**flow/design.v**
```verilog
module fft_4pt #(
    parameter DATA_WIDTH = 16
) (
    input clk,
    input rst_n,
    input data_valid_in,
    input  signed [DATA_WIDTH-1:0] x0_r,
    input  signed [DATA_WIDTH-1:0] x0_i,
    input  signed [DATA_WIDTH-1:0] x1_r,
    input  signed [DATA_WIDTH-1:0] x1_i,
    input  signed [DATA_WIDTH-1:0] x2_r,
    input  signed [DATA_WIDTH-1:0] x2_i,
    input  signed [DATA_WIDTH-1:0] x3_r,
    input  signed [DATA_WIDTH-1:0] x3_i,
    output data_valid_out,
    output signed [DATA_WIDTH+1:0] X0_r,
    output signed [DATA_WIDTH+1:0] X0_i,
    output signed [DATA_WIDTH+1:0] X1_r,
    output signed [DATA_WIDTH+1:0] X1_i,
    output signed [DATA_WIDTH+1:0] X2_r,
    output signed [DATA_WIDTH+1:0] X2_i,
    output signed [DATA_WIDTH+1:0] X3_r,
    output signed [DATA_WIDTH+1:0] X3_i
);
    localparam S1_WIDTH = DATA_WIDTH + 1;
    localparam S2_WIDTH = DATA_WIDTH + 2;
    reg signed [DATA_WIDTH-1:0] x0_r_reg, x0_i_reg;
    reg signed [DATA_WIDTH-1:0] x2_r_reg, x2_i_reg;
    reg signed [DATA_WIDTH-1:0] x1_r_reg, x1_i_reg;
    reg signed [DATA_WIDTH-1:0] x3_r_reg, x3_i_reg;
    reg valid_s0;
    always @(posedge clk or negedge rst_n) begin
        if (!rst_n) begin
            x0_r_reg <= 0; x0_i_reg <= 0;
            x2_r_reg <= 0; x2_i_reg <= 0;
            x1_r_reg <= 0; x1_i_reg <= 0;
            x3_r_reg <= 0; x3_i_reg <= 0;
            valid_s0 <= 1'b0;
        end else begin
            x0_r_reg <= x0_r; x0_i_reg <= x0_i;
            x2_r_reg <= x2_r; x2_i_reg <= x2_i;
            x1_r_reg <= x1_r; x1_i_reg <= x1_i;
            x3_r_reg <= x3_r; x3_i_reg <= x3_i;
            valid_s0 <= data_valid_in;
        end
    end
    wire signed [S1_WIDTH-1:0] A_r, A_i, B_r, B_i;
    wire signed [S1_WIDTH-1:0] C_r, C_i, D_r, D_i;
    assign A_r = x0_r_reg + x2_r_reg;
    assign A_i = x0_i_reg + x2_i_reg;
    assign B_r = x0_r_reg - x2_r_reg;
    assign B_i = x0_i_reg - x2_i_reg;
    assign C_r = x1_r_reg + x3_r_reg;
    assign C_i = x1_i_reg + x3_i_reg;
    assign D_r = x1_r_reg - x3_r_reg;
    assign D_i = x1_i_reg - x3_i_reg;
    reg signed [S1_WIDTH-1:0] A_r_reg, A_i_reg, B_r_reg, B_i_reg;
    reg signed [S1_WIDTH-1:0] C_r_reg, C_i_reg, D_r_reg, D_i_reg;
    reg valid_s1;
    always @(posedge clk or negedge rst_n) begin
        if (!rst_n) begin
            A_r_reg <= 0; A_i_reg <= 0;
            B_r_reg <= 0; B_i_reg <= 0;
            C_r_reg <= 0; C_i_reg <= 0;
            D_r_reg <= 0; D_i_reg <= 0;
            valid_s1 <= 1'b0;
        end else begin
            A_r_reg <= A_r; A_i_reg <= A_i;
            B_r_reg <= B_r; B_i_reg <= B_i;
            C_r_reg <= C_r; C_i_reg <= C_i;
            D_r_reg <= D_r; D_i_reg <= D_i;
            valid_s1 <= valid_s0;
        end
    end
    wire signed [S2_WIDTH-1:0] X0_r_w, X0_i_w;
    wire signed [S2_WIDTH-1:0] X1_r_w, X1_i_w;
    wire signed [S2_WIDTH-1:0] X2_r_w, X2_i_w;
    wire signed [S2_WIDTH-1:0] X3_r_w, X3_i_w;
    assign X0_r_w = A_r_reg + C_r_reg;
    assign X0_i_w = A_i_reg + C_i_reg;
    assign X1_r_w = B_r_reg + D_i_reg;
    assign X1_i_w = B_i_reg - D_r_reg;
    assign X2_r_w = A_r_reg - C_r_reg;
    assign X2_i_w = A_i_reg - C_i_reg;
    assign X3_r_w = B_r_reg - D_i_reg;
    assign X3_i_w = B_i_reg + D_r_reg;
    reg signed [S2_WIDTH-1:0] X0_r_reg, X0_i_reg;
    reg signed [S2_WIDTH-1:0] X1_r_reg, X1_i_reg;
    reg signed [S2_WIDTH-1:0] X2_r_reg, X2_i_reg;
    reg signed [S2_WIDTH-1:0] X3_r_reg, X3_i_reg;
    reg valid_s2;
    always @(posedge clk or negedge rst_n) begin
        if (!rst_n) begin
            X0_r_reg <= 0; X0_i_reg <= 0;
            X1_r_reg <= 0; X1_i_reg <= 0;
            X2_r_reg <= 0; X2_i_reg <= 0;
            X3_r_reg <= 0; X3_i_reg <= 0;
            valid_s2 <= 1'b0;
        end else begin
            X0_r_reg <= X0_r_w; X0_i_reg <= X0_i_w;
            X1_r_reg <= X1_r_w; X1_i_reg <= X1_i_w;
            X2_r_reg <= X2_r_w; X2_i_reg <= X2_i_w;
            X3_r_reg <= X3_r_w; X3_i_reg <= X3_i_w;
            valid_s2 <= valid_s1;
        end
    end
    assign X0_r = X0_r_reg;
    assign X0_i = X0_i_reg;
    assign X1_r = X1_r_reg;
    assign X1_i = X1_i_reg;
    assign X2_r = X2_r_reg;
    assign X2_i = X2_i_reg;
    assign X3_r = X3_r_reg;
    assign X3_i = X3_i_reg;
    assign data_valid_out = valid_s2;
endmodule
```
**flow/run.sh**
```bash
#!/bin/bash
# the make line also repeats each setting of config.mk as NAME=value (left out here)
make -C /OpenROAD-flow-scripts/flow DESIGN_CONFIG=/design/flow/config.mk WORK_HOME=/design/flow/orfs CLKGATE_MAP_FILE= finish
```
**flow/config.mk**
```make
export PLATFORM = sky130hd
export DESIGN_NAME = fft_4pt
export DESIGN_NICKNAME = fft_4pt
export VERILOG_FILES = /design/flow/design.v
export SDC_FILE = /design/flow/constraint.sdc
export NUM_CORES = 4
export LEC_CHECK = 0
export CAP_MARGIN = 20
export CORE_MARGIN = 2
export CORE_UTILIZATION = 70
export CTS_CLUSTER_DIAMETER = 212
export CTS_CLUSTER_SIZE = 34
export PLACE_DENSITY_LB_ADDON = 0.27
export SLEW_MARGIN = 20
export TNS_END_PERCENT = 5
```
**flow/constraint.sdc**
```tcl
create_clock -name core_clock -period 1.65 [get_ports {clk}]
set_input_delay 0.3300 -clock core_clock [delete_from_list [all_inputs] [get_ports {clk}]]
set_output_delay 0.3300 -clock core_clock [all_outputs]
set_load 0.01 [all_outputs]
```
==> results of run 1 <==
==> through the flow <==
| stage | setup slack, ns | TNS, ns | total power (µW) | hold slack (ns) |
|---|---|---|---|---|
| detailed placement | -1.056 | -126.60 | 38070 | 0.2694 |
| global placement | -0.8407 | -93.00 | 35820 | 0.2558 |
| floorplan | -0.6500 | -54.73 | 25080 | 0.03441 |
==> flow_summary.json, run 1 <==
{
  "syn_inst": 2366,
  "async_reset_ff_share_pct": 100.0,
  "ys_sh_simple_pct": 11.60,
  "port_buffers": 275,
  "coreArea_mm2": 0.03328,
  "yosysMostFrequentCell": "dfrtp_1",
  "ff_type": "dfrtp_1",
  "top_cells_by_area": "dfrtp_1 43%, ha_1 14%, xnor2_1 5.4%",
  "die_w_um": 187.2,
  "fp_util_pct": 70.62,
  "place_congestion": 1.128,
  "synthDominantCellAreaShare_pct": 42.91,
  "ys_cells": 2366,
  "largest_area_cell": "dfrtp_1",
  "firstError": "[ERROR DPL-0033] detailed placement checks failed during check placement.",
  "place_area_mm2": 0.03100,
  "yosysSeqAreaShare_pct": 42.91,
  "synth.top_cells.by_count": "403 x dfrtp_1, 264 x ha_1, 261 x inv_1",
  "io_pins": 276,
  "status": "aborted with a tool error",
  "synthesis.nets": 2777,
  "die_y_um": 187.2,
  "placementRows": 67,
  "die_area_mm2": 0.03506,
  "lastStage": "clock tree synthesis (4_1_cts)",
  "synth.cellmix.compoundShare_pct": 16.79,
  "logic_family": "AND-OR/OR-AND gates",
  "synthDistinctLibCells": 87,
  "mux_share_pct": 0.3886,
  "synth.cell_area_mm2": 0.02350,
  "ys_warn_count": 1,
  "synthXorXnorAreaFrac_pct": 7.080,
  "synth.avg_cell_area_um2": 9.933,
  "hpwl_mm": 65.93,
  "edf_count": 0,
  "ys_ff": 403,
  "synthAdderAreaFrac_pct": 15.42,
  "yosys-stat-area_mm2": 0.02350,
  "place_inst": 3596
}
==> run 2: changes to the inputs <==
ABC_AREA = 1   (was not set)
CAP_MARGIN = 10   (was 20)
CELL_PAD_IN_SITES_DETAIL_PLACEMENT = 2   (was not set)
CORE_MARGIN = 9   (was 2)
CORE_UTILIZATION = 55   (was 70)
CTS_CLUSTER_DIAMETER = not set   (was 212)
CTS_CLUSTER_SIZE = not set   (was 34)
GPL_TIMING_DRIVEN = 0   (was not set)
MAX_ROUTING_LAYER = met4   (was not set)
MIN_ROUTING_LAYER = met1   (was not set)
PLACE_DENSITY = 0.45   (was not set)
PLACE_DENSITY_LB_ADDON = not set   (was 0.27)
SLEW_MARGIN = 15   (was 20)
TNS_END_PERCENT = not set   (was 5)
clock period = 4.87 ns   (was 1.65 ns; I/O delays follow)
==> run 2 against run 1 <==
  * The run fails in detailed placement (3_5_place_dp)
  * Synthesized area grew 8.9%
  * Die area grew 56%
  * Synthesized cell count grew 38%
==> flow_summary.json, run 2 <==
{
  "status": "aborted with a tool error",
  "lastStage": "detailed placement (3_5_place_dp)",
  "firstError": "[ERROR DPL-0033] detailed placement checks failed during check placement.",
  "synth.cell_area_mm2": 0.02561,
  "syn_inst": 3276,
  "ys_ff": 403,
  "synthXorXnorAreaFrac_pct": 4.789,
  "edf_count": 0,
  "mux_share_pct": 0,
  "fp_util_pct": 56.06,
  "yosys-stat-area_mm2": 0.02561,
  "port_buffers": 275,
  "logic_family": "simple AND/OR/NAND/NOR gates",
  "synth.cellmix.compoundShare_pct": 7.618,
  "die_y_um": 233.8,
  "synth.avg_cell_area_um2": 7.816,
  "ys_warn_count": 1,
  "top_cells_by_area": "dfrtp_1 39%, ha_1 13%, nand2_1 13%",
  "synthDominantCellAreaShare_pct": 39.38,
  "ys_cells": 3276,
  "synthAdderAreaFrac_pct": 14.15,
  "coreArea_mm2": 0.04567,
  "ys_sh_simple_pct": 24.79,
  "yosysMostFrequentCell": "nand2_1",
  "place_congestion": 0.9756,
  "synthDistinctLibCells": 33,
  "die_area_mm2": 0.05465,
  "synthesis.nets": 3687,
  "async_reset_ff_share_pct": 100.0,
  "ff_type": "dfrtp_1",
  "placementRows": 78,
  "die_w_um": 233.8,
  "yosysSeqAreaShare_pct": 39.38,
  "synth.top_cells.by_count": "865 x nand2_1, 417 x inv_1, 403 x dfrtp_1",
  "largest_area_cell": "dfrtp_1",
  "io_pins": 276
}
-- run 2: metrics by stage --
step                    cells  hold slack, ns  total power (µW)
after floorplan          3276          0.3312              8606
after global placement   4151          0.3326             11310
==> run 3: changes to the inputs <==
CAP_MARGIN = 20   (was 10)
CELL_PAD_IN_SITES_DETAIL_PLACEMENT = not set   (was 2)
CORE_MARGIN = 2   (was 9)
CORE_UTILIZATION = 72   (was 55)
CTS_CLUSTER_DIAMETER = 372   (was not set)
CTS_CLUSTER_SIZE = 99   (was not set)
GPL_TIMING_DRIVEN = not set   (was 0)
MAX_ROUTING_LAYER = not set   (was met4)
MIN_ROUTING_LAYER = not set   (was met1)
PLACE_DENSITY = 0.41   (was 0.45)
SETUP_SLACK_MARGIN = 0.13   (was not set)
SLEW_MARGIN = 20   (was 15)
clock period = 1.34 ns   (was 4.87 ns; I/O delays follow)
==> run 3 against run 2 <==
  * Synthesized area unchanged
  * Synthesized cell count unchanged
  * The run fails in clock tree synthesis (4_1_cts)
  * Die area decreased by 32%
==> flow_summary.json, run 3 <==
{
  "synthXorXnorAreaFrac_pct": 4.789,
  "die_y_um": 192.6,
  "place_inst": 4415,
  "synthDistinctLibCells": 33,
  "placementRows": 69,
  "port_buffers": 275,
  "syn_inst": 3276,
  "fp_util_pct": 72.52,
  "logic_family": "simple AND/OR/NAND/NOR gates",
  "synthesis.nets": 3687,
  "yosys-stat-area_mm2": 0.02561,
  "die_area_mm2": 0.03709,
  "yosysSeqAreaShare_pct": 39.38,
  "yosysMostFrequentCell": "nand2_1",
  "io_pins": 276,
  "coreArea_mm2": 0.03531,
  "die_w_um": 192.6,
  "synth.cell_area_mm2": 0.02561,
  "hpwl_mm": 82.05,
  "largest_area_cell": "dfrtp_1",
  "ff_type": "dfrtp_1",
  "mux_share_pct": 0,
  "place_congestion": 1.118,
  "synth.top_cells.by_count": "865 x nand2_1, 417 x inv_1, 403 x dfrtp_1",
  "synth.cellmix.compoundShare_pct": 7.618,
  "ys_warn_count": 1,
  "lastStage": "clock tree synthesis (4_1_cts)",
  "async_reset_ff_share_pct": 100.0,
  "ys_sh_simple_pct": 24.79,
  "ys_ff": 403,
  "edf_count": 0,
  "synthAdderAreaFrac_pct": 14.15,
  "firstError": "[ERROR DPL-0038] Utilization greater than 100%, impossible to legalize",
  "status": "aborted with a tool error",
  "top_cells_by_area": "dfrtp_1 39%, ha_1 13%, nand2_1 13%",
  "synthDominantCellAreaShare_pct": 39.38,
  "synth.avg_cell_area_um2": 7.816,
  "ys_cells": 3276
}
run 3: metrics by stage:
stage	cell area [µm²]	setup slack (ns)	util (%)	TNS (ns)
floorplan	26970	-0.3146	-	-30.69
global placement	33290	-0.5262	94.29	-80.27
detailed placement	33290	-0.9213	94.29	-115.56
==> run 4: changes to the inputs <==
ABC_AREA = not set   (was 1)
CTS_CLUSTER_DIAMETER = not set   (was 372)
CTS_CLUSTER_SIZE = not set   (was 99)
PLACE_DENSITY = not set   (was 0.41)
SETUP_SLACK_MARGIN = 0.85   (was 0.13)
clock period = 3.07 ns   (was 1.34 ns; I/O delays follow)
==> run 4 against run 3 <==
  * The flow stops in global routing (5_1_grt)
  * Synthesized cell count shrank 28%
  * Die area shrank 8.1%
  * Synthesized area shrank 8.2%
==> flow_summary.json, run 4 <==
{
  "status": "aborted with a tool error",
  "lastStage": "global routing (5_1_grt)",
  "firstError": "[ERROR DPL-0038] Utilization greater than 100%, impossible to legalize",
  "async_reset_ff_share_pct": 100.0,
  "synthesis.nets": 2777,
  "fp_util_pct": 72.60,
  "synth.avg_cell_area_um2": 9.933,
  "synth.cell_area_mm2": 0.02350,
  "ys_warn_count": 1,
  "top_cells_by_area": "dfrtp_1 43%, ha_1 14%, xnor2_1 5.4%",
  "yosysMostFrequentCell": "dfrtp_1",
  "synthAdderAreaFrac_pct": 15.42,
  "coreArea_mm2": 0.03237,
  "mux_share_pct": 0.3886,
  "yosysSeqAreaShare_pct": 42.91,
  "syn_inst": 2366,
  "edf_count": 0,
  "die_area_mm2": 0.03410,
  "hpwl_mm": 47.22,
  "place_congestion": 1.004,
  "synthDistinctLibCells": 87,
  "die_w_um": 184.7,
  "place_area_mm2": 0.02671,
  "ys_cells": 2366,
  "synth.top_cells.by_count": "403 x dfrtp_1, 264 x ha_1, 261 x inv_1",
  "placementRows": 66,
  "cts_made_buffers": 43,
  "die_y_um": 184.7,
  "synthDominantCellAreaShare_pct": 42.91,
  "ys_sh_simple_pct": 11.60,
  "synthXorXnorAreaFrac_pct": 7.080,
  "yosys-stat-area_mm2": 0.02350,
  "largest_area_cell": "dfrtp_1",
  "ff_type": "dfrtp_1",
  "synth.cellmix.compoundShare_pct": 16.79,
  "io_pins": 276,
  "cts-htree-levels": 2,
  "cts_buffer_depth": 3,
  "port_buffers": 275,
  "cts_root_buf": "clkbuf_16",
  "cts.sinks": 403,
  "ys_ff": 403,
  "logic_family": "AND-OR/OR-AND gates"
}
run 4: repair_timing:
item                       in CTS
resized                       283
cloned                          0
pin swaps                     104
setup endpoints to repair     135
hold buffers                    0
buffers inserted               85
run 4: stage by stage:
step / setup WS, ns / cells / hold WS (ns)
4_1_cts: 0.6084 / 3175 / 0.1577
3_5_place_dp: 0.3811 / 3019 / 0.3418
3_3_place_gp: 0.5312 / 3019 / 0.3364
2_1_floorplan: 0.7695 / 2366 / 0.3184
==> run 5: changes to the inputs <==
ABC_AREA = 0   (was not set)
CELL_PAD_IN_SITES_DETAIL_PLACEMENT = 0   (was not set)
CORE_ASPECT_RATIO = 0.92   (was not set)
CORE_UTILIZATION = 66   (was 72)
GPL_TIMING_DRIVEN = 1   (was not set)
MAX_ROUTING_LAYER = met4   (was not set)
MIN_ROUTING_LAYER = met1   (was not set)
SETUP_SLACK_MARGIN = 0.45   (was 0.85)
clock period = 2.31 ns   (was 3.07 ns; I/O delays follow)
==> run 5 against run 4 <==
  * The flow again stops in global routing (5_1_grt)
  * Die area grew 8.9%
  * Synthesized area is the same
  * Synthesized cell count unchanged
==> flow_summary.json, run 5 <==
{
  "place_inst": 3157,
  "ys_warn_count": 1,
  "cts_root_buf": "clkbuf_16",
  "placementRows": 66,
  "synth.avg_cell_area_um2": 9.933,
  "ys_ff": 403,
  "die_w_um": 200.7,
  "grt_usage_pct": 106.6,
  "port_buffers": 275,
  "synth.top_cells.by_count": "403 x dfrtp_1, 264 x ha_1, 261 x inv_1",
  "mux_share_pct": 0.3886,
  "synthDistinctLibCells": 87,
  "yosys-stat-area_mm2": 0.02350,
  "place_area_mm2": 0.02826,
  "cts.sinks": 403,
  "ff_type": "dfrtp_1",
  "hpwl_mm": 50.05,
  "synthesis.nets": 2777,
  "fp_util_pct": 66.65,
  "die_area_mm2": 0.03714,
  "die_y_um": 185,
  "edf_count": 0,
  "largest_area_cell": "dfrtp_1",
  "logic_family": "AND-OR/OR-AND gates",
  "synthAdderAreaFrac_pct": 15.42,
  "cts_made_buffers": 43,
  "async_reset_ff_share_pct": 100.0,
  "synthDominantCellAreaShare_pct": 42.91,
  "place_congestion": 0.9946,
  "ys_cells": 2366,
  "coreArea_mm2": 0.03526,
  "synth.cellmix.compoundShare_pct": 16.79,
  "firstError": "[ERROR GRT-0232] Routing congestion too high. Check the congestion heatmap in the GUI.",
  "lastStage": "global routing (5_1_grt)",
  "ys_sh_simple_pct": 11.60,
  "overflow": 3800,
  "dp_slack_ns": -0.1813,
  "cts_buffer_depth": 3,
  "top_cells_by_area": "dfrtp_1 43%, ha_1 14%, xnor2_1 5.4%",
  "yosysSeqAreaShare_pct": 42.91,
  "io_pins": 276,
  "synthXorXnorAreaFrac_pct": 7.080,
  "synth.cell_area_mm2": 0.02350,
  "cts-htree-levels": 2,
  "yosysMostFrequentCell": "dfrtp_1",
  "syn_inst": 2366,
  "status": "aborted with a tool error"
}
run 5: metal layers:
layer | GRT usage, % | overflow
met1 | 91.10 | 54
met2 | 140.7 | 2989
met3 | 80.14 | 57
met4 | 117.7 | 700
met5 | - | -
run 5: repair_timing:
action                                  CTS
resized                                 332
endpoints found under the setup margin  331
setup buffers                           125
pin swaps                               184
endpoints found under the hold margin    39
hold buffers                              1
run 5: stage by stage:
step | total power (µW) | util [%]
after global placement | 24350 | 80.15
after floorplan | 18660 | -
after CTS | 34430 | 91.73
after detailed placement | 24890 | 80.15
==> run 6: changes to the inputs <==
ABC_AREA = 1   (was 0)
CAP_MARGIN = 15   (was 20)
CELL_PAD_IN_SITES_DETAIL_PLACEMENT = not set   (was 0)
CELL_PAD_IN_SITES_GLOBAL_PLACEMENT = 3   (was not set)
CORE_ASPECT_RATIO = not set   (was 0.92)
CORE_MARGIN = 10   (was 2)
CORE_UTILIZATION = 42   (was 66)
CTS_CLUSTER_SIZE = 38   (was not set)
GPL_TIMING_DRIVEN = 0   (was 1)
HOLD_SLACK_MARGIN = 0.21   (was not set)
MIN_ROUTING_LAYER = not set   (was met1)
SETUP_SLACK_MARGIN = 0.22   (was 0.45)
SLEW_MARGIN = 30   (was 20)
TNS_END_PERCENT = 45   (was not set)
clock period = 3.0 ns   (was 2.31 ns; I/O delays follow)
==> run 6 against run 5 <==
  * Synthesized area grew 8.9%
  * The run fails in global placement (3_3_place_gp)
  * Synthesized cell count grew 38%
  * Die area grew 92%
==> flow_summary.json, run 6 <==
{
  "logic_family": "simple AND/OR/NAND/NOR gates",
  "edf_count": 0,
  "ys_ff": 403,
  "syn_inst": 3276,
  "largest_area_cell": "dfrtp_1",
  "top_cells_by_area": "dfrtp_1 39%, ha_1 13%, nand2_1 13%",
  "yosysSeqAreaShare_pct": 39.38,
  "die_area_mm2": 0.07124,
  "synthAdderAreaFrac_pct": 14.15,
  "ys_cells": 3276,
  "lastStage": "global placement (3_3_place_gp)",
  "firstError": "[ERROR GPL-0301] Utilization 102.750 % exceeds 100%.",
  "synthDominantCellAreaShare_pct": 39.38,
  "synth.cell_area_mm2": 0.02561,
  "mux_share_pct": 0,
  "synth.top_cells.by_count": "865 x nand2_1, 417 x inv_1, 403 x dfrtp_1",
  "yosys-stat-area_mm2": 0.02561,
  "fp_util_pct": 42.42,
  "synth.avg_cell_area_um2": 7.816,
  "synthXorXnorAreaFrac_pct": 4.789,
  "die_y_um": 266.9,
  "ff_type": "dfrtp_1",
  "coreArea_mm2": 0.06036,
  "placementRows": 90,
  "yosysMostFrequentCell": "nand2_1",
  "status": "aborted with a tool error",
  "ys_sh_simple_pct": 24.79,
  "die_w_um": 266.9,
  "io_pins": 276,
  "synth.cellmix.compoundShare_pct": 7.618,
  "synthesis.nets": 3687,
  "async_reset_ff_share_pct": 100.0,
  "synthDistinctLibCells": 33,
  "ys_warn_count": 1
}
==> run 7: changes to the inputs <==
ABC_AREA = not set   (was 1)
CAP_MARGIN = 20   (was 15)
CELL_PAD_IN_SITES_GLOBAL_PLACEMENT = not set   (was 3)
CORE_MARGIN = 2   (was 10)
CORE_UTILIZATION = 63   (was 42)
CTS_CLUSTER_SIZE = not set   (was 38)
GPL_TIMING_DRIVEN = not set   (was 0)
HOLD_SLACK_MARGIN = not set   (was 0.21)
MAX_ROUTING_LAYER = not set   (was met4)
PLACE_DENSITY_LB_ADDON = 0.15   (was not set)
SETUP_SLACK_MARGIN = not set   (was 0.22)
SLEW_MARGIN = 35   (was 30)
TNS_END_PERCENT = not set   (was 45)
clock period = 1.9 ns   (was 3.0 ns; I/O delays follow)
==> run 7 against run 6 <==
  * The flow stops in global routing (5_1_grt)
  * Die area shrank 45%
  * Synthesized cell count shrank 28%
  * Synthesized area shrank 8.2%
==> flow_summary.json, run 7 <==
{
  "status": "aborted with a tool error",
  "lastStage": "global routing (5_1_grt)",
  "firstError": "[ERROR GRT-0232] Routing congestion too high. Check the congestion heatmap in the GUI.",
  "fp_util_pct": 64.04,
  "place_congestion": 0.9822,
  "ys_ff": 403,
  "io_pins": 276,
  "synth.avg_cell_area_um2": 9.933,
  "grt_usage_pct": 79.53,
  "synth.cellmix.compoundShare_pct": 16.79,
  "yosys-stat-area_mm2": 0.02350,
  "die_y_um": 197.1,
  "yosysMostFrequentCell": "dfrtp_1",
  "hpwl_mm": 53.24,
  "cts.sinks": 403,
  "synthesis.nets": 2777,
  "die_area_mm2": 0.03887,
  "syn_inst": 2366,
  "logic_family": "AND-OR/OR-AND gates",
  "synth.cell_area_mm2": 0.02350,
  "overflow": 17,
  "cts_root_buf": "clkbuf_16",
  "ys_sh_simple_pct": 11.60,
  "mux_share_pct": 0.3886,
  "yosysSeqAreaShare_pct": 42.91,
  "cts_buffer_depth": 3,
  "ff_type": "dfrtp_1",
  "synthDistinctLibCells": 87,
  "top_cells_by_area": "dfrtp_1 43%, ha_1 14%, xnor2_1 5.4%",
  "ys_cells": 2366,
  "port_buffers": 275,
  "cts_made_buffers": 43,
  "edf_count": 0,
  "coreArea_mm2": 0.03670,
  "synthXorXnorAreaFrac_pct": 7.080,
  "ys_warn_count": 1,
  "largest_area_cell": "dfrtp_1",
  "synthDominantCellAreaShare_pct": 42.91,
  "die_w_um": 197.1,
  "placementRows": 70,
  "async_reset_ff_share_pct": 100.0,
  "synthAdderAreaFrac_pct": 15.42,
  "synth.top_cells.by_count": "403 x dfrtp_1, 264 x ha_1, 261 x inv_1",
  "cts-htree-levels": 2
}
## run 7: metrics by stage
step	setup WS [ns]	cells	hold WS, ns	util, %	cell area [µm²]
after floorplan	-0.3520	2366	0.08441	-	24200
after global placement	-0.5122	3526	0.2850	84.31	30940
after detailed placement	-0.5900	3526	0.2915	84.31	30940
after CTS	-0.5288	3701	0.2235	95.34	34990
## run 7: layer usage
metal	global-route usage [%]	overflow
met1	77.01	0
met2	92.23	3
met3	72.72	8
met4	76.83	6
met5	47.38	0
## run 7: timing repair
item / in CTS
buffers inserted: 108
endpoints found under the hold margin: 27
hold buffers: 1
gates resized: 398
endpoints found under the setup margin: 209
pin swaps: 209
==> run 8: changes to the inputs <==
CORE_UTILIZATION = 70   (was 63)
CTS_CLUSTER_DIAMETER = 212   (was not set)
CTS_CLUSTER_SIZE = 34   (was not set)
PLACE_DENSITY_LB_ADDON = not set   (was 0.15)
SETUP_SLACK_MARGIN = 0.66   (was not set)
SLEW_MARGIN = 20   (was 35)
clock period = 2.44 ns   (was 1.9 ns; I/O delays follow)
==> run 8 against run 7 <==
  * The flow again stops in global routing (5_1_grt)
  * Die area fell by 9.8%
  * Synthesized cell count did not move
  * Synthesized area did not move
==> flow_summary.json, run 8 <==
{
  "largest_area_cell": "dfrtp_1",
  "cts_buffer_depth": 3,
  "async_reset_ff_share_pct": 100.0,
  "fp_util_pct": 70.62,
  "hpwl_mm": 47.65,
  "place_area_mm2": 0.02779,
  "yosysSeqAreaShare_pct": 42.91,
  "overflow": 3872,
  "cts.sinks": 403,
  "place_congestion": 0.9939,
  "top_cells_by_area": "dfrtp_1 43%, ha_1 14%, xnor2_1 5.4%",
  "edf_count": 0,
  "ff_type": "dfrtp_1",
  "synthDistinctLibCells": 87,
  "grt_usage_pct": 108.1,
  "synthXorXnorAreaFrac_pct": 7.080,
  "cts_root_buf": "clkbuf_16",
  "ys_ff": 403,
  "ys_warn_count": 1,
  "synthAdderAreaFrac_pct": 15.42,
  "ys_cells": 2366,
  "synth.cellmix.compoundShare_pct": 16.79,
  "dp_slack_ns": -0.07381,
  "port_buffers": 275,
  "synthesis.nets": 2777,
  "coreArea_mm2": 0.03328,
  "firstError": "[ERROR GRT-0232] Routing congestion too high. Check the congestion heatmap in the GUI.",
  "synth.cell_area_mm2": 0.02350,
  "lastStage": "global routing (5_1_grt)",
  "die_w_um": 187.2,
  "die_y_um": 187.2,
  "yosysMostFrequentCell": "dfrtp_1",
  "syn_inst": 2366,
  "cts-htree-levels": 1,
  "synth.avg_cell_area_um2": 9.933,
  "synthDominantCellAreaShare_pct": 42.91,
  "logic_family": "AND-OR/OR-AND gates",
  "die_area_mm2": 0.03506,
  "mux_share_pct": 0.3886,
  "yosys-stat-area_mm2": 0.02350,
  "cts_made_buffers": 15,
  "placementRows": 67,
  "ys_sh_simple_pct": 11.60,
  "io_pins": 276,
  "status": "aborted with a tool error",
  "synth.top_cells.by_count": "403 x dfrtp_1, 264 x ha_1, 261 x inv_1"
}
[run 8: what timing repair did]
item,4_1_cts
setup endpoints to repair,340
cloned,0
endpoints found under the hold margin,48
setup buffers,141
hold buffers,1
pin swaps,217
gates resized,340
[run 8: stage by stage]
| stage | util [%] | std cells |
|---|---|---|
| after floorplan | - | 2366 |
| after global placement | 83.51 | 3069 |
| after detailed placement | 83.51 | 3069 |
| after CTS | 93.29 | 3230 |
[run 8: per-layer routing]
metal,GRT overflow,GRT usage (%)
met1,26,93.55
met2,2860,139.8
met3,38,85.05
met4,937,124.1
met5,11,57.28
==> run 9: changes to the inputs <==
CORE_ASPECT_RATIO = 0.97   (was not set)
CORE_MARGIN = 6   (was 2)
CORE_UTILIZATION = 47   (was 70)
CTS_CLUSTER_DIAMETER = not set   (was 212)
CTS_CLUSTER_SIZE = not set   (was 34)
GPL_ROUTABILITY_DRIVEN = 0   (was not set)
GPL_TIMING_DRIVEN = 0   (was not set)
PLACE_DENSITY_LB_ADDON = 0.17   (was not set)
SETUP_SLACK_MARGIN = 0.61   (was 0.66)
clock period = 2.29 ns   (was 2.44 ns; I/O delays follow)
==> run 9 against run 8 <==
  * The layout now fails its checks (hold timing, setup timing)
  * Synthesized area unchanged
  * Die area increased by 58%
  * Synthesized cell count unchanged
==> flow_summary.json, run 9 <==
{
  "switching_share_pct": 36.82,
  "placementRows": 80,
  "grt_pass1_wl_mm": 103.2,
  "finalHoldWorstSlack_ns": -0.1816,
  "drt_wl_total_mm": 68.86,
  "cp-startpoint": "B_r_reg[0]",
  "cts_made_buffers": 45,
  "worstSetupPathType": "flip-flop to flip-flop",
  "endpoint": "X1_r_reg[12]",
  "r2r_start": "B_r_reg[0]",
  "die_y_um": 232.2,
  "syn_inst": 2366,
  "die_area_mm2": 0.05552,
  "final-setup-viol-count": 30,
  "clkPwrFrac_pct": 21.4,
  "dp_slack_ns": -0.3045,
  "ff_type": "dfrtp_1",
  "cts_tree": "built",
  "openroad.warnings": 166,
  "cts-htree-levels": 2,
  "yosys-stat-area_mm2": 0.02350,
  "power_density_mw_per_mm2": 1041,
  "reg2regPathDepth": 11,
  "synthAdderAreaFrac_pct": 15.42,
  "drc_errors": 0,
  "p_leak_uw": 0.01537,
  "p_clk_uw": 7720,
  "io_pins": 276,
  "synthDominantCellAreaShare_pct": 42.91,
  "fin_crit_sh_pct": 108.3,
  "regToRegSetupSlack_ns": -0.19,
  "layout.nets": 3343,
  "vdd.ir_drop.worst_uv": 752.7,
  "hold_path.class": "input pin to async pin",
  "coreArea_mm2": 0.04925,
  "ys_ff": 403,
  "grt_antenna_before_repair": 1,
  "synth.cellmix.compoundShare_pct": 16.79,
  "synth.top_cells.by_count": "403 x dfrtp_1, 264 x ha_1, 261 x inv_1",
  "ys_sh_simple_pct": 11.60,
  "max_clock_freq_mhz": 403.3,
  "crit_arrival_ns": 2.98,
  "check.faults": "hold timing, setup timing",
  "grt_max_degree": 106,
  "die_w_um": 239.1,
  "top_cells_by_area": "dfrtp_1 43%, ha_1 14%, xnor2_1 5.4%",
  "setup_slack_ns": -0.1898,
  "slowest_stage": "or4_1",
  "synthXorXnorAreaFrac_pct": 7.080,
  "cts_root_buf": "clkbuf_16",
  "powerComb_uw": 18300,
  "critPathRequiredTime_ns": 2.79,
  "min_period_ns": 2.480,
  "fp_util_pct": 47.72,
  "clock_skew_ns": 0.01223,
  "mux_share_pct": 0.3886,
  "hold_viol_final": 66,
  "drt_iter0_drc": 1496,
  "cap_violations": 0,
  "edf_count": 0,
  "logic_family": "AND-OR/OR-AND gates",
  "dr.pass1.iters": 6,
  "yosysSeqAreaShare_pct": 42.91,
  "cts_buffer_depth": 3,
  "start_kind": "flip-flop",
  "cpLargestDelayFamily": "simple AND/OR/NAND/NOR gates",
  "worst-path-buf-inv": 2,
  "power-top-group": "combinational logic",
  "synth.cell_area_mm2": 0.02350,
  "async_reset_ff_share_pct": 100.0,
  "via_per_inst": 5.465,
  "hpwl_mm": 46.99,
  "p_switching_uw": 13290,
  "num_vias": 19790,
  "internal_power_uw": 22790,
  "grt_setup_unrepaired": "true",
  "crit_chain": "buf_4 -> buf_6 -> ha_4 -> fa_2 -> nand2b_1 -> a21oi_2 -> o21bai_1 -> a21o_1 -> a211oi_4 -> or4_1 -> nand3_1",
  "overflow": 0,
  "ys_cells": 2366,
  "cp_num_cells": 11,
  "synth.avg_cell_area_um2": 9.933,
  "cts.reportedPaths.clkPinSlew_ns": 0.06,
  "pwr-share-comb_pct": 50.7,
  "seqPwrFrac_pct": 27.9,
  "tightest_slew_ns": 0.6345,
  "syn2layout_area_growth_pct": 47.53,
  "synthesis.nets": 2777,
  "ys_warn_count": 1,
  "cts.sinks": 403,
  "crit_fanout": 4,
  "synthDistinctLibCells": 87,
  "grt_pass1_vias": 19740,
  "largest_area_cell": "dfrtp_1",
  "wl_per_cell_um": 19.01,
  "r2r-end": "X1_r_reg[12]",
  "status": "complete, but fails checks",
  "postRouteAntennaNets": 0,
  "cp-end-kind": "flip-flop",
  "slew_violations": 0,
  "maxSlewHeadroom_pct": 57.70,
  "port_buffers": 275,
  "max_stage_delay_ns": 0.43,
  "yosysMostFrequentCell": "dfrtp_1",
  "clock_latency_ns": 0.57,
  "grt_usage_pct": 22.85,
  "p_seq_uw": 10100
}
-- run 9: what timing repair did --
action | in CTS | in global routing
buffers inserted | 148 | 91
gates resized | 393 | 338
pin swaps | 228 | 222
endpoints found under the hold margin | 66 | 66
setup endpoints to repair | 345 | 345
cloned | 0 | 1
-- run 9: metal layers --
layer	GRT usage, %	vias up	routed length, µm
li1	-	9218	-
met1	29.92	9753	28670
met2	39.52	674	34520
met4	7.305	2	2248
met3	2.812	147	3407
met5	0	-	13
-- run 9: cell type report --
class	count	area (µm²)
fillers	3431	14570
inverters	263	1040
flip-flops and latches	403	10110
repair buffers	519	4907
plain buffers	87	651.9
well taps	656	820.8
clock inverters	19	289.0
diodes	1	2.502
clock buffers	61	1309
multi-input cells	1613	15540
-- run 9: stage by stage --
step                      cells  area (µm²)  total power [µW]  TNS (ns)  utilization [%]
after CTS                  3529       32540             34460    -1.456            66.07
after global placement     3297       28070             24190  -6431.11            57.00
after detailed placement   3301       28180             24360    -4.064            57.23
after global routing       3621       34670             37970    -5.044            70.40
after floorplan            2366       24500             18880         0                -
final                      3622       34670             36080    -1.986            70.41
==> run 10: changes to the inputs <==
CAP_MARGIN = 10   (was 20)
CELL_PAD_IN_SITES_DETAIL_PLACEMENT = 2   (was not set)
CORE_ASPECT_RATIO = not set   (was 0.97)
CORE_MARGIN = 7   (was 6)
CORE_UTILIZATION = 32   (was 47)
GPL_ROUTABILITY_DRIVEN = not set   (was 0)
GPL_TIMING_DRIVEN = 1   (was 0)
HOLD_SLACK_MARGIN = 0.02   (was not set)
PLACE_DENSITY_LB_ADDON = 0.06   (was 0.17)
SETUP_SLACK_MARGIN = 0.46   (was 0.61)
clock period = 2.41 ns   (was 2.29 ns; I/O delays follow)
==> run 10 against run 9 <==
  * Fails layout checks on setup timing
  * Clock-buffer cell count rose by 5
  * Final cell count up 10%
  * Flip-flop count stayed put
  * Die area up 46%
  * Power up 1.5%
  * Clock skew rose by 0.0053 ns
  * Global-route usage decreased by 1.3 points
  * Synthesized area did not move
  * Maximum frequency shrank 3.4%
  * Critical path type unchanged
  * Largest cell class unchanged
==> flow_summary.json, run 10 <==
{
  "mux_share_pct": 0.3886,
  "top_cells_by_area": "dfrtp_1 43%, ha_1 14%, xnor2_1 5.4%",
  "via_per_inst": 5.135,
  "synthAdderAreaFrac_pct": 15.42,
  "cts_root_buf": "clkbuf_16",
  "hp-start": "x3_i[8]",
  "slew_violations": 0,
  "vdd.ir_drop.worst_uv": 637.9,
  "num_vias": 20450,
  "die_area_mm2": 0.08123,
  "r2r-end": "X2_r_reg[4]",
  "yosys-stat-area_mm2": 0.02350,
  "layout.nets": 3393,
  "clock_skew_ns": 0.01753,
  "design_area_mm2": 0.03584,
  "logic_family": "AND-OR/OR-AND gates",
  "port_buffers": 275,
  "grt_max_degree": 68,
  "synth.cellmix.compoundShare_pct": 16.79,
  "endpoint": "X2_r_reg[4]",
  "finalHoldWorstSlack_ns": 0.3145,
  "cts_made_buffers": 49,
  "crit_chain": "clkinv_4 -> buf_4 -> ha_4 -> inv_2 -> fa_2 -> a21o_1 -> a21oi_4 -> buf_6 -> buf_4 -> buf_6 -> buf_6 -> buf_6 -> buf_6 -> buf_6 -> buf_6 -> xnor2_4",
  "synth.avg_cell_area_um2": 9.933,
  "async_reset_ff_share_pct": 100.0,
  "powerComb_uw": 18900,
  "grt_usage_pct": 21.52,
  "edf_count": 0,
  "hold_viol_final": 0,
  "die_w_um": 285.0,
  "check.faults": "setup timing",
  "yosysSeqAreaShare_pct": 42.91,
  "final-setup-viol-count": 21,
  "ys_ff": 403,
  "wl_per_cell_um": 24.21,
  "grt_setup_unrepaired": "true",
  "p_seq_uw": 9730,
  "coreArea_mm2": 0.07283,
  "regArea_mm2": 0.01012,
  "hold_end": "x3_i_reg[8]",
  "fill_cells": 7279,
  "ys_warn_count": 1,
  "postRouteAntennaNets": 0,
  "yosysMostFrequentCell": "dfrtp_1",
  "grt_antenna_before_repair": 4,
  "cap_violations": 0,
  "worst-path-buf-inv": 11,
  "ys_cells": 2366,
  "drt_wl_total_mm": 96.41,
  "fp_util_pct": 32.27,
  "synthDominantCellAreaShare_pct": 42.91,
  "drc_errors": 0,
  "clkPwrFrac_pct": 21.9,
  "p_switching_uw": 14090,
  "openroad.warnings": 161,
  "place_congestion": 0.8438,
  "cts.sinks": 403,
  "syn_inst": 2366,
  "cpMostUsedCell": "buf_6",
  "regToRegSetupSlack_ns": -0.16,
  "cp-end-kind": "flip-flop",
  "ff_type": "dfrtp_1",
  "clock_latency_ns": 0.60,
  "crit_arrival_ns": 3.08,
  "cp_num_cells": 16,
  "maxSlewHeadroom_pct": 46.16,
  "p_clk_uw": 8030,
  "slowest_stage": "dfrtp_2",
  "overflow": 0,
  "min_period_ns": 2.568,
  "seqPwrFrac_pct": 26.6,
  "hpwl_mm": 63.64,
  "crit_fanout": 3,
  "reg2regPathDepth": 16,
  "placementRows": 99,
  "synth.cell_area_mm2": 0.02350,
  "ys_sh_simple_pct": 11.60,
  "synthDistinctLibCells": 87,
  "cts_buffer_depth": 3,
  "synthXorXnorAreaFrac_pct": 7.080,
  "critPathRequiredTime_ns": 2.92,
  "syn2layout_area_growth_pct": 52.49,
  "final-comb-area_mm2": 0.01586,
  "dr.pass1.iters": 5,
  "cts_tree": "built",
  "power-top-group": "combinational logic",
  "tightest_slew_ns": 0.8015,
  "synthesis.nets": 2777,
  "io_pins": 276,
  "synth.top_cells.by_count": "403 x dfrtp_1, 264 x ha_1, 261 x inv_1",
  "total_power_uw": 36630,
  "die_y_um": 285.0,
  "worstSetupPathType": "flip-flop to flip-flop",
  "place_area_mm2": 0.02877,
  "place_inst": 3662,
  "max_stage_delay_ns": 0.44,
  "largest_area_cell": "dfrtp_1",
  "cp-startpoint": "B_r_reg[0]",
  "setup_slack_ns": -0.1576,
  "status": "complete, but fails checks",
  "layoutNonFillerInstCount": 3983,
  "grt_pass1_wl_mm": 139.3,
  "p_leak_uw": 0.01568,
  "fin_crit_sh_pct": 106.5,
  "cts.reportedPaths.clkPinSlew_ns": 0.06,
  "max_clock_freq_mhz": 389.5,
  "drt_iter0_drc": 792,
  "grt_pass1_vias": 23450,
  "pwr-share-comb_pct": 51.5,
  "hold_path.class": "input pin to flip-flop",
  "start_kind": "flip-flop",
  "min_path_cells": 1,
  "cts-htree-levels": 2,
  "r2r_start": "B_r_reg[0]",
  "switching_share_pct": 38.47,
  "internal_power_uw": 22540,
  "power_density_mw_per_mm2": 1022,
  "setup_tns_ns": -1.335,
  "cpLargestDelayFamily": "buffers and inverters"
}
==> run 10: repair_timing <==
action | in CTS | in global routing
hold endpoints to repair | 33 | 0
hold buffers | 1 | 0
pin swaps | 262 | 222
gates resized | 608 | 211
endpoints found under the setup margin | 323 | 266
buffers inserted | 154 | 73
==> run 10: layout make-up <==
cell class | count | share of cell area [%]
Multi-Input combinational cell | 1613 | 44.25
Sequential cell | 403 | 28.24
Timing Repair Buffer | 652 | 16.46
Clock buffer | 66 | 3.914
Tap cell | 959 | 3.348
Inverter | 263 | 2.828
Clock inverter | 25 | 0.9496
Antenna cell | 2 | 0.01397
==> run 10: per-stage QoR <==
stage                     util (%)  worst slack, ns
after floorplan                  -           0.1580
after CTS                    47.02         -0.03944
after global routing         49.20          -0.2731
after detailed placement     39.50          -0.1588
after global placement       39.50          -0.1124
final                        49.20          -0.1576
==> run 10: routing by layer <==
layer | wire, µm | up-vias | track usage [%] | share of wire, %
li1 | - | 9320 | - | -
met1 | 39460 | 10560 | 25.82 | 41
met2 | 50370 | 401 | 39.09 | 52
met3 | 2951 | 172 | 3.104 | 3.1
met4 | 3623 | 0 | 7.686 | 3.8
met5 | 0 | - | 0 | 0
==> run 11: changes to the inputs <==
CAP_MARGIN = 20   (was 10)
CELL_PAD_IN_SITES_DETAIL_PLACEMENT = not set   (was 2)
CORE_MARGIN = 2   (was 7)
CORE_UTILIZATION = 71   (was 32)
GPL_TIMING_DRIVEN = not set   (was 1)
HOLD_SLACK_MARGIN = not set   (was 0.02)
PLACE_DENSITY_LB_ADDON = 0.0   (was 0.06)
SETUP_SLACK_MARGIN = not set   (was 0.46)
clock period = 0.569 ns   (was 2.41 ns; I/O delays follow)
==> run 11 against run 10 <==
  * The run now fails in detailed placement (3_5_place_dp)
  * Die area down 57%
  * Synthesized cell count is the same
  * Synthesized area stayed put
==> flow_summary.json, run 11 <==
{
  "status": "aborted with a tool error",
  "lastStage": "detailed placement (3_5_place_dp)",
  "firstError": "[ERROR DPL-0038] Utilization greater than 100%, impossible to legalize",
  "synth.cell_area_mm2": 0.02350,
  "logic_family": "AND-OR/OR-AND gates",
  "synth.avg_cell_area_um2": 9.933,
  "synth.cellmix.compoundShare_pct": 16.79,
  "mux_share_pct": 0.3886,
  "synthDominantCellAreaShare_pct": 42.91,
  "synthesis.nets": 2777,
  "io_pins": 276,
  "yosysMostFrequentCell": "dfrtp_1",
  "coreArea_mm2": 0.03254,
  "fp_util_pct": 72.24,
  "ys_sh_simple_pct": 11.60,
  "synth.top_cells.by_count": "403 x dfrtp_1, 264 x ha_1, 261 x inv_1",
  "synthXorXnorAreaFrac_pct": 7.080,
  "largest_area_cell": "dfrtp_1",
  "synthDistinctLibCells": 87,
  "placementRows": 66,
  "ys_ff": 403,
  "ys_cells": 2366,
  "async_reset_ff_share_pct": 100.0,
  "ys_warn_count": 1,
  "edf_count": 0,
  "port_buffers": 275,
  "place_congestion": 1.093,
  "die_y_um": 185.9,
  "top_cells_by_area": "dfrtp_1 43%, ha_1 14%, xnor2_1 5.4%",
  "yosysSeqAreaShare_pct": 42.91,
  "die_w_um": 185.9,
  "die_area_mm2": 0.03457,
  "yosys-stat-area_mm2": 0.02350,
  "syn_inst": 2366,
  "ff_type": "dfrtp_1",
  "synthAdderAreaFrac_pct": 15.42
}
-- run 11: stage by stage --
step              setup WS (ns)  hold WS [ns]  total power [µW]  instances  area [µm²]
floorplan                -1.683       -0.1818             76150       2366       24590
global placement         -1.818       0.08306            108400       3704       32840
==> run 12: changes to the inputs <==
CORE_UTILIZATION = 19   (was 71)
PLACE_DENSITY_LB_ADDON = not set   (was 0.0)
clock period = 3.66 ns   (was 0.569 ns; I/O delays follow)
==> run 12 against run 11 <==
  * The run now finishes clean
  * Synthesized cell count unchanged
  * Synthesized area stayed put
  * Die area grew to 3.7 times the previous value
==> flow_summary.json, run 12 <==
{
  "status": "timing/DRC/antenna clean",
  "p_switching_uw": 7730,
  "fin_util_pct": 24.29,
  "grt_max_degree": 83,
  "layout.nets": 3031,
  "tightest_slew_ns": 0.9223,
  "cp_num_cells": 11,
  "synthXorXnorAreaFrac_pct": 7.080,
  "edf_count": 0,
  "grt_usage_pct": 11.96,
  "logic_family": "AND-OR/OR-AND gates",
  "crit_arrival_ns": 3.39,
  "place_congestion": 0.8823,
  "synth.avg_cell_area_um2": 9.933,
  "final-setup-viol-count": 0,
  "ff_type": "dfrtp_1",
  "synth.cell_area_mm2": 0.02350,
  "cp-end-kind": "flip-flop",
  "worst-path-buf-inv": 2,
  "place_inst": 4201,
  "grt_setup_unrepaired": "false",
  "p_clk_uw": 5380,
  "start_kind": "flip-flop",
  "yosysMostFrequentCell": "dfrtp_1",
  "grt_pass1_vias": 17840,
  "vdd.ir_drop.worst_uv": 393.5,
  "grt_antenna_before_repair": 21,
  "top_cells_by_area": "dfrtp_1 43%, ha_1 14%, xnor2_1 5.4%",
  "r2r-end": "X1_i_reg[14]",
  "cts-htree-levels": 2,
  "largest_area_cell": "dfrtp_1",
  "max_stage_delay_ns": 0.43,
  "crit_fanout": 3,
  "yosysSeqAreaShare_pct": 42.91,
  "clock_skew_ns": 0.02555,
  "p_leak_uw": 0.01304,
  "cts_tree": "built",
  "ys_warn_count": 1,
  "fp_util_pct": 19.08,
  "final-comb-area_mm2": 0.01205,
  "maxSlewHeadroom_pct": 37.71,
  "hold_viol_final": 0,
  "hp-start": "valid_s1",
  "setup_tns_ns": 0,
  "cts.reportedPaths.clkPinSlew_ns": 0.06,
  "num_vias": 18020,
  "mux_share_pct": 0.3886,
  "async_reset_ff_share_pct": 100.0,
  "fin_crit_sh_pct": 78.82,
  "postRouteAntennaNets": 0,
  "regToRegSetupSlack_ns": 0.78,
  "seqPwrFrac_pct": 30.8,
  "power_density_mw_per_mm2": 684.6,
  "synthDominantCellAreaShare_pct": 42.91,
  "clkPwrFrac_pct": 26.3,
  "grt_pass1_wl_mm": 113.9,
  "clock_latency_ns": 0.64,
  "overflow": 0,
  "hpwl_mm": 61.15,
  "regArea_mm2": 0.01008,
  "cts_root_buf": "clkbuf_16",
  "p_seq_uw": 6310,
  "ys_ff": 403,
  "pwr-share-comb_pct": 42.9,
  "cpLargestDelayFamily": "AND-OR/OR-AND gates",
  "drc_errors": 0,
  "cts_made_buffers": 53,
  "power-top-group": "combinational logic",
  "die_y_um": 355.7,
  "yosys-stat-area_mm2": 0.02350,
  "reg2regPathDepth": 11,
  "internal_power_uw": 12750,
  "design_area_mm2": 0.02991,
  "die_area_mm2": 0.1265,
  "switching_share_pct": 37.75,
  "via_per_inst": 4.185,
  "max_clock_freq_mhz": 346.6,
  "slowest_stage": "a41oi_1",
  "ys_cells": 2366,
  "coreArea_mm2": 0.1232,
  "placementRows": 129,
  "synthesis.nets": 2777,
  "drt_wl_total_mm": 76.95,
  "slew_violations": 0,
  "worstSetupPathType": "flip-flop to flip-flop",
  "cap_violations": 0,
  "synthAdderAreaFrac_pct": 15.42,
  "syn_inst": 2366,
  "io_pins": 276,
  "die_w_um": 355.7,
  "r2r_start": "B_i_reg[0]",
  "openroad.warnings": 158,
  "cts.sinks": 403,
  "cp-startpoint": "B_i_reg[0]",
  "dr.pass1.iters": 5,
  "min_path_cells": 0,
  "layoutNonFillerInstCount": 4305,
  "critPathRequiredTime_ns": 4.16,
  "ys_sh_simple_pct": 11.60,
  "synth.top_cells.by_count": "403 x dfrtp_1, 264 x ha_1, 261 x inv_1",
  "synth.cellmix.compoundShare_pct": 16.79,
  "cts_buffer_depth": 3,
  "endpoint": "X1_i_reg[14]",
  "powerComb_uw": 8790,
  "fill_cells": 13080,
  "place_area_mm2": 0.02807,
  "min_period_ns": 2.885,
  "crit_chain": "inv_1 -> ha_1 -> inv_1 -> fa_1 -> a21o_1 -> a21oi_1 -> o21ai_0 -> a41oi_1 -> o21ba_2 -> o21ai_0 -> xnor2_1",
  "syn2layout_area_growth_pct": 27.26,
  "finalHoldWorstSlack_ns": 0.3589,
  "hold_path.class": "flip-flop to flip-flop",
  "drt_iter0_drc": 1097,
  "synthDistinctLibCells": 87,
  "port_buffers": 275,
  "wl_per_cell_um": 17.87,
  "hold_end": "valid_s2"
}
==> run 12: routing by layer <==
layer	share of wire [%]	GRT usage, %	up-vias
met2	45	18.95	482
li1	-	-	8629
met5	0.12	0	-
met3	7.5	3.047	91
met1	46	16.22	8797
met4	1.9	2.847	16
==> run 12: final cells by class <==
| class | instances | area share, % |
|---|---|---|
| clock inverter | 31 | 1.205 |
| multi-input combinational | 1613 | 40.29 |
| clock buffer | 66 | 4.869 |
| timing repair buffer | 286 | 9.714 |
| inverter | 263 | 3.301 |
| sequential | 403 | 33.72 |
| antenna | 6 | 0.05020 |
| tap | 1637 | 6.848 |
==> run 12: what timing repair did <==
action	CTS	global route
endpoints found under the hold margin	7	0
resized	0	0
hold buffers	1	0
setup buffers	0	0
==> run 12: stage by stage <==
stage               setup WS (ns)  power (µW)
global route               0.5862       21830
detailed placement         0.7261       15180
finish                     0.7752       20480
floorplan                   1.261       11280
global placement           0.7349       15230
CTS                        0.7238       20840
==> run 13: changes to the inputs <==
CORE_UTILIZATION = 70   (was 19)
CTS_CLUSTER_SIZE = 36   (was not set)
PLACE_DENSITY = 0.64   (was not set)
clock period = 2.39 ns   (was 3.66 ns; I/O delays follow)
==> run 13 against run 12 <==
  * Power rose by 66%
  * Clock skew fell by 0.0012 ns
  * Now fails the layout checks on setup timing
  * Non-clock buffer count rose by 206
  * Flip-flop count did not move
  * Die area down 72%
  * Final cell count is 23% lower
  * Critical path type unchanged
==> flow_summary.json, run 13 <==
{
  "num_vias": 23520,
  "layoutNonFillerInstCount": 3302,
  "min_period_ns": 3.411,
  "internal_power_uw": 20330,
  "total_power_uw": 34030,
  "drt_wl_total_mm": 93.47,
  "synthDistinctLibCells": 87,
  "switching_share_pct": 40.27,
  "hold_end": "x1_r_reg[14]",
  "synth.top_cells.by_count": "403 x dfrtp_1, 264 x ha_1, 261 x inv_1",
  "wl_per_cell_um": 28.31,
  "synthDominantCellAreaShare_pct": 42.91,
  "grt_pass1_wl_mm": 119.2,
  "critPathRequiredTime_ns": 2.77,
  "yosys-stat-area_mm2": 0.02350,
  "fill_cells": 1060,
  "place_area_mm2": 0.02774,
  "grt_setup_unrepaired": "true",
  "power-top-group": "combinational logic",
  "top_cells_by_area": "dfrtp_1 43%, ha_1 14%, xnor2_1 5.4%",
  "maxSlewHeadroom_pct": 27.56,
  "max_stage_delay_ns": 0.88,
  "grt_antenna_before_repair": 14,
  "hold_viol_final": 0,
  "setup_slack_ns": -1.021,
  "powerComb_uw": 17000,
  "cts_tree": "built",
  "via_per_inst": 7.122,
  "fin_crit_sh_pct": 142.7,
  "clock_latency_ns": 0.58,
  "drc_errors": 0,
  "cp_num_cells": 9,
  "endpoint": "A_i_reg[12]",
  "largest_area_cell": "dfrtp_1",
  "dr.pass1.iters": 12,
  "ys_sh_simple_pct": 11.60,
  "cap_violations": 0,
  "io_pins": 276,
  "synthAdderAreaFrac_pct": 15.42,
  "syn_inst": 2366,
  "slowest_stage": "xnor2_1",
  "setup_tns_ns": -11.28,
  "coreArea_mm2": 0.03328,
  "yosysMostFrequentCell": "dfrtp_1",
  "status": "complete, but fails checks",
  "hold_path.class": "input pin to flip-flop",
  "p_seq_uw": 9860,
  "hp-start": "x1_r[14]",
  "power_density_mw_per_mm2": 1098,
  "grt_usage_pct": 43.14,
  "final-comb-area_mm2": 0.01337,
  "ys_cells": 2366,
  "synth.avg_cell_area_um2": 9.933,
  "die_y_um": 187.2,
  "pwr-share-comb_pct": 50.1,
  "dp_slack_ns": -0.3047,
  "syn2layout_area_growth_pct": 31.92,
  "max_clock_freq_mhz": 293.2,
  "die_area_mm2": 0.03506,
  "cp-end-kind": "flip-flop",
  "r2r-end": "A_i_reg[12]",
  "reg2regPathDepth": 9,
  "place_inst": 3165,
  "check.faults": "setup timing",
  "regArea_mm2": 0.01010,
  "ff_type": "dfrtp_1",
  "p_clk_uw": 7130,
  "worst-path-buf-inv": 1,
  "grt_max_degree": 76,
  "cts_made_buffers": 42,
  "cpLargestDelayFamily": "AND-OR/OR-AND gates",
  "regToRegSetupSlack_ns": -1.02,
  "tightest_slew_ns": 1.079,
  "vdd.ir_drop.worst_uv": 913.6,
  "ys_warn_count": 1,
  "min_path_cells": 1,
  "hpwl_mm": 50.14,
  "cp-startpoint": "x2_i_reg[7]",
  "synthXorXnorAreaFrac_pct": 7.080,
  "postRouteAntennaNets": 0,
  "crit_fanout": 6,
  "final-setup-viol-count": 90,
  "clock_skew_ns": 0.02433,
  "p_switching_uw": 13700,
  "design_area_mm2": 0.03100,
  "logic_family": "AND-OR/OR-AND gates",
  "cts_root_buf": "clkbuf_16",
  "mux_share_pct": 0.3886,
  "synth.cell_area_mm2": 0.02350,
  "worstSetupPathType": "flip-flop to flip-flop",
  "yosysSeqAreaShare_pct": 42.91,
  "start_kind": "flip-flop",
  "die_w_um": 187.2,
  "seqPwrFrac_pct": 29.0,
  "drt_iter0_drc": 3730,
  "placementRows": 67,
  "synthesis.nets": 2777,
  "cts_buffer_depth": 3,
  "cts.sinks": 403,
  "crit_arrival_ns": 3.79,
  "r2r_start": "x2_i_reg[7]",
  "edf_count": 0,
  "openroad.warnings": 163,
  "crit_chain": "inv_1 -> ha_1 -> nand2b_1 -> a21oi_1 -> o21ai_0 -> a21o_1 -> a31oi_2 -> nor2_1 -> xnor2_1",
  "cts-htree-levels": 2,
  "clkPwrFrac_pct": 21.0,
  "layout.nets": 3226,
  "async_reset_ff_share_pct": 100.0,
  "synth.cellmix.compoundShare_pct": 16.79,
  "p_leak_uw": 0.01406,
  "cts.reportedPaths.clkPinSlew_ns": 0.08,
  "fp_util_pct": 70.62,
  "overflow": 0,
  "port_buffers": 275,
  "ys_ff": 403,
  "place_congestion": 0.9624,
  "slew_violations": 0,
  "grt_pass1_vias": 21920
}
-- run 13: layout make-up --
cell class              count  share of cell area [%]
diodes                      8                 0.06457
clock buffers              64                   4.153
clock inverters            11                  0.5165
inverters                 263                   3.192
multi-input cells        1613                   43.12
flip-flops and latches    403                   32.56
well taps                 448                   1.808
repair buffers            492                   14.58
-- run 13: repair_timing --
item | CTS | global route
cloned | 0 | 0
hold endpoints to repair | 50 | 0
gates resized | 120 | 204
pin swaps | 71 | 129
buffers inserted | 23 | 38
setup endpoints to repair | 78 | 113
hold buffers | 1 | 0
-- run 13: metal layers --
| metal | up-vias | share of wire (%) | global-route usage [%] |
|---|---|---|---|
| met3 | 1053 | 14 | 7.861 |
| met1 | 10930 | 31 | 52.18 |
| li1 | 8990 | - | - |
| met5 | - | 0.11 | 0 |
| met4 | 12 | 11 | 25.61 |
| met2 | 2529 | 44 | 72.58 |
-- run 13: metrics by stage --
step,hold slack (ns),utilization [%]
after floorplan,0.1824,-
after global routing,0.3446,93.11
after CTS,0.3370,89.58
after global placement,0.3403,83.35
after detailed placement,0.3378,83.35
final,0.3379,93.16
==> run 14: changes to the inputs <==
CORE_UTILIZATION = 72   (was 70)
CTS_CLUSTER_SIZE = not set   (was 36)
PLACE_DENSITY = not set   (was 0.64)
SETUP_SLACK_MARGIN = 0.8   (was not set)
clock period = 2.79 ns   (was 2.39 ns; I/O delays follow)
==> run 14 against run 13 <==
  * Synthesized cell count stayed put
  * Die area is 2.7% lower
  * The flow now stops in global routing (5_1_grt)
  * Synthesized area unchanged
==> flow_summary.json, run 14 <==
{
  "status": "aborted with a tool error",
  "lastStage": "global routing (5_1_grt)",
  "firstError": "[ERROR GRT-0116] Global routing finished with congestion. Check the congestion regions in the DRC Viewer.",
  "io_pins": 276,
  "overflow": 37,
  "synth.avg_cell_area_um2": 9.933,
  "cts-htree-levels": 2,
  "place_congestion": 0.9478,
  "synth.top_cells.by_count": "403 x dfrtp_1, 264 x ha_1, 261 x inv_1",
  "ys_sh_simple_pct": 11.60,
  "synthDominantCellAreaShare_pct": 42.91,
  "yosys-stat-area_mm2": 0.02350,
  "hpwl_mm": 47.27,
  "synthDistinctLibCells": 87,
  "grt_usage_pct": 75.05,
  "top_cells_by_area": "dfrtp_1 43%, ha_1 14%, xnor2_1 5.4%",
  "synthXorXnorAreaFrac_pct": 7.080,
  "ff_type": "dfrtp_1",
  "die_area_mm2": 0.03410,
  "synth.cell_area_mm2": 0.02350,
  "cts.sinks": 403,
  "cts_root_buf": "clkbuf_16",
  "ys_cells": 2366,
  "cts_made_buffers": 43,
  "edf_count": 0,
  "logic_family": "AND-OR/OR-AND gates",
  "die_w_um": 184.7,
  "fp_util_pct": 72.60,
  "synthesis.nets": 2777,
  "place_inst": 3021,
  "coreArea_mm2": 0.03237,
  "mux_share_pct": 0.3886,
  "yosysSeqAreaShare_pct": 42.91,
  "async_reset_ff_share_pct": 100.0,
  "hold_buffers": 0,
  "cts_buffer_depth": 3,
  "synth.cellmix.compoundShare_pct": 16.79,
  "syn_inst": 2366,
  "port_buffers": 275,
  "die_y_um": 184.7,
  "placementRows": 66,
  "largest_area_cell": "dfrtp_1",
  "synthAdderAreaFrac_pct": 15.42,
  "ys_ff": 403,
  "ys_warn_count": 1,
  "yosysMostFrequentCell": "dfrtp_1"
}
## run 14: what timing repair did
item,CTS
endpoints found under the setup margin,293
setup buffers,144
resized,359
pin swaps,191
## run 14: stage by stage
| stage | utilization, % | hold slack (ns) | cell area (µm²) | power, µW | worst slack (ns) |
|---|---|---|---|---|---|
| 2_1_floorplan | - | 0.2624 | 23920 | 15140 | 0.5380 |
| 3_3_place_gp | 83.62 | 0.3328 | 27070 | 19100 | 0.2691 |
| 3_5_place_dp | 83.62 | 0.3397 | 27070 | 19540 | 0.1894 |
| 4_1_cts | 97.10 | 0.04403 | 31430 | 27590 | 0.2929 |
## run 14: per-layer routing
metal,GRT usage [%],GRT overflow
met1,74.39,0
met2,92.93,11
met3,57.32,5
met4,77.37,21
met5,28.44,0
==> run 15: changes to the inputs <==
ABC_AREA = 1   (was not set)
CORE_ASPECT_RATIO = 0.5   (was not set)
CTS_CLUSTER_DIAMETER = 374   (was not set)
CTS_CLUSTER_SIZE = 97   (was not set)
PLACE_DENSITY = 0.38   (was not set)
SETUP_SLACK_MARGIN = not set   (was 0.8)
TNS_END_PERCENT = 5   (was not set)
clock period = 1.57 ns   (was 2.79 ns; I/O delays follow)
==> run 15 against run 14 <==
  * The flow again stops in global routing (5_1_grt)
  * Synthesized cell count increased by 38%
  * Die area increased by 9.0%
  * Synthesized area increased by 8.9%
==> flow_summary.json, run 15 <==
{
  "cts-htree-levels": 1,
  "logic_family": "simple AND/OR/NAND/NOR gates",
  "ys_cells": 3276,
  "cts_root_buf": "clkbuf_16",
  "cts_made_buffers": 8,
  "ff_type": "dfrtp_1",
  "ys_ff": 403,
  "place_inst": 4412,
  "die_w_um": 270.7,
  "yosysSeqAreaShare_pct": 39.38,
  "placementRows": 48,
  "coreArea_mm2": 0.03477,
  "lastStage": "global routing (5_1_grt)",
  "cts_buffer_depth": 3,
  "synthDistinctLibCells": 33,
  "grt_usage_pct": 89.63,
  "synthesis.nets": 3687,
  "synthXorXnorAreaFrac_pct": 4.789,
  "fp_util_pct": 73.64,
  "ys_sh_simple_pct": 24.79,
  "status": "aborted with a tool error",
  "mux_share_pct": 0,
  "hpwl_mm": 69.65,
  "io_pins": 276,
  "firstError": "[ERROR GRT-0116] Global routing finished with congestion. Check the congestion regions in the DRC Viewer.",
  "largest_area_cell": "dfrtp_1",
  "yosysMostFrequentCell": "nand2_1",
  "place_area_mm2": 0.03215,
  "port_buffers": 275,
  "die_area_mm2": 0.03718,
  "synth.top_cells.by_count": "865 x nand2_1, 417 x inv_1, 403 x dfrtp_1",
  "die_y_um": 137.4,
  "cts.sinks": 403,
  "top_cells_by_area": "dfrtp_1 39%, ha_1 13%, nand2_1 13%",
  "async_reset_ff_share_pct": 100.0,
  "synth.cell_area_mm2": 0.02561,
  "synthDominantCellAreaShare_pct": 39.38,
  "place_congestion": 1.061,
  "yosys-stat-area_mm2": 0.02561,
  "synth.avg_cell_area_um2": 7.816,
  "edf_count": 0,
  "synthAdderAreaFrac_pct": 14.15,
  "overflow": 654,
  "ys_warn_count": 1,
  "syn_inst": 3276,
  "synth.cellmix.compoundShare_pct": 7.618
}
run 15: metrics by stage:
| step | setup slack (ns) | hold slack [ns] |
|---|---|---|
| global placement | -0.3637 | 0.1905 |
| detailed placement | -0.5186 | 0.1953 |
| floorplan | -0.09360 | 0.01841 |
| CTS | -0.4067 | 0.05274 |
run 15: metal layers:
metal  GRT usage, %  overflow
met5          62.24         5
met4          97.30       231
met3          79.54        32
met2          103.5       373
met1          84.60        13
run 15: repair_timing:
| action | CTS |
|---|---|
| endpoints found under the setup margin | 386 |
| hold buffers | 1 |
| gates resized | 912 |
| setup buffers | 25 |
| pin swaps | 42 |
| hold endpoints to repair | 391 |
Power is estimated from default activity; no workload was simulated.
